run 1:
## PE
module PE (
    input              clk,
    input              CIM_en,
    input              STDW,  
    input              STDR,  
    input        [5:0] STD_A,  
    input        [3:0] weight_in,  
    input      [255:0] act_in,  
    output reg   [3:0] weight_out,  
    output reg  [13:0] PSUM  
);
Size: about 5600 cells after synthesis.
clock: 32.0 ns
lec_check: 0
abc_area: 1
cap_margin: 20
cell_pad_in_sites_detail_placement: 1
cell_pad_in_sites_global_placement: 1
core_aspect_ratio: 1.57
core_margin: 9
core_utilization: 16
cts_cluster_diameter: 285
gpl_routability_driven: 1
gpl_timing_driven: 1
max_routing_layer: met5
min_routing_layer: met2
place_density_lb_addon: 0.25
slew_margin: 0
tns_end_percent: 15
run.sh (not shown) runs the stock make flow with config.mk's settings and CLKGATE_MAP_FILE=.
Both conditions hold for run 1: the flow ran to the end and the final layout passed the timing, DRC and antenna checks.
Inputs modified between run 1 and run 2:
# run 1
export LEC_CHECK = 0
export ABC_AREA = 1
export CAP_MARGIN = 20
export CELL_PAD_IN_SITES_DETAIL_PLACEMENT = 1
export CELL_PAD_IN_SITES_GLOBAL_PLACEMENT = 1
export CORE_ASPECT_RATIO = 1.57
export CORE_MARGIN = 9
export CORE_UTILIZATION = 16
export CTS_CLUSTER_DIAMETER = 285
export GPL_ROUTABILITY_DRIVEN = 1
export GPL_TIMING_DRIVEN = 1
export MAX_ROUTING_LAYER = met5
export MIN_ROUTING_LAYER = met2
export PLACE_DENSITY_LB_ADDON = 0.25
export SLEW_MARGIN = 0
export TNS_END_PERCENT = 15
create_clock -name core_clock -period 32.0 [get_ports {clk}]
# run 2
export LEC_CHECK = 0
export CAP_MARGIN = 20
export CELL_PAD_IN_SITES_GLOBAL_PLACEMENT = 1
export CORE_ASPECT_RATIO = 1.57
export CORE_MARGIN = 3
export CORE_UTILIZATION = 64
export GPL_ROUTABILITY_DRIVEN = 1
export MAX_ROUTING_LAYER = met4
export SLEW_MARGIN = 10
create_clock -name core_clock -period 13.2 [get_ports {clk}]
[summary]
- The layout from run 2, despite a flow that completed every stage, fails the layout checks, with the failing checks listed as setup timing.
- Count of buffers added by post-CTS timing repair for setup was higher in the run labelled run 2.
- met1 wire length, run 1 and run 2, higher one = run 2.
- Sort run 1 and run 2 by post-route standard cell area excluding fillers, descending, and run 1 comes first.
- Run 2 -> run 1: max capacitance violation total delta 0, exact match
- Per the comparison of run 2 with run 1, final clock period utilization by the worst path +34 points; setup slack -9200 ps.
## Diff of input files: run 3 against run 2
# run 2
export LEC_CHECK = 0
export CAP_MARGIN = 20
export CELL_PAD_IN_SITES_GLOBAL_PLACEMENT = 1
export CORE_ASPECT_RATIO = 1.57
export CORE_MARGIN = 3
export CORE_UTILIZATION = 64
export GPL_ROUTABILITY_DRIVEN = 1
export MAX_ROUTING_LAYER = met4
export SLEW_MARGIN = 10
create_clock -name core_clock -period 13.2 [get_ports {clk}]
# run 3
export LEC_CHECK = 0
export CAP_MARGIN = 20
export CELL_PAD_IN_SITES_GLOBAL_PLACEMENT = 1
export CORE_ASPECT_RATIO = 1.57
export CORE_MARGIN = 2
export CORE_UTILIZATION = 58
export CTS_CLUSTER_SIZE = 11
export GPL_ROUTABILITY_DRIVEN = 1
export HOLD_SLACK_MARGIN = -0.09
export MAX_ROUTING_LAYER = met4
export PLACE_DENSITY_LB_ADDON = 0.19
export SLEW_MARGIN = 0
export TNS_END_PERCENT = 15
create_clock -name core_clock -period 31.1 [get_ports {clk}]
## What came out
- act_in[4] as the origin of the worst setup path was reported by run 2, and act_in[183] by run 3.
- Global-route usage, run 2 and run 3: smaller value in run 3
- Run 3 finished every step from synthesis to the final layout, and the layout passed the timing, DRC and antenna checks.
- Measured against each other, run 2 and run 3 differ in wire length of the first global-routing pass, the lower figure coming from run 3.
Edits applied to the flow inputs when going from run 3 to run 4:
# run 3
export LEC_CHECK = 0
export CAP_MARGIN = 20
export CELL_PAD_IN_SITES_GLOBAL_PLACEMENT = 1
export CORE_ASPECT_RATIO = 1.57
export CORE_MARGIN = 2
export CORE_UTILIZATION = 58
export CTS_CLUSTER_SIZE = 11
export GPL_ROUTABILITY_DRIVEN = 1
export HOLD_SLACK_MARGIN = -0.09
export MAX_ROUTING_LAYER = met4
export PLACE_DENSITY_LB_ADDON = 0.19
export SLEW_MARGIN = 0
export TNS_END_PERCENT = 15
create_clock -name core_clock -period 31.1 [get_ports {clk}]
# run 4
export LEC_CHECK = 0
export CAP_MARGIN = 20
export CORE_MARGIN = 2
export CORE_UTILIZATION = 72
export MAX_ROUTING_LAYER = met4
export PLACE_DENSITY = 0.65
export SLEW_MARGIN = 20
create_clock -name core_clock -period 13.8 [get_ports {clk}]
Notes after the runs:
From the logs: run 4 reached the end of the flow and failed the layout checks with setup timing.
Summary of run 4 over run 3: number of sequential storage elements held steady; total wire length after detailed routing held steady; final worst setup slack shrank by 9270 ps.
The following lists how run 5 was set up differently from run 4:
# run 4
export LEC_CHECK = 0
export CAP_MARGIN = 20
export CORE_MARGIN = 2
export CORE_UTILIZATION = 72
export MAX_ROUTING_LAYER = met4
export PLACE_DENSITY = 0.65
export SLEW_MARGIN = 20
create_clock -name core_clock -period 13.8 [get_ports {clk}]
# run 5
export LEC_CHECK = 0
export CAP_MARGIN = 20
export CORE_MARGIN = 2
export CORE_UTILIZATION = 40
export SLEW_MARGIN = 20
create_clock -name core_clock -period 20.0 [get_ports {clk}]
==> comparison <==
- Comparing run 4 and run 5, the one run not ending clean was run 4.
- Finished, but not clean: run 4, with setup timing.
- Run 5 against run 4; number of vias after detailed routing is down by a little under 10%.
- On arrival time at the worst endpoint: run 5 sits above run 4.
- As of run 5, routed length on met1 had risen by more than 10% compared to run 4.
- Compared to run 4, run 5 has clock-buffer cell count 5 higher.
- Clock distribution area overhead in the final layout in run 5 vs run 4: up 0.32 points
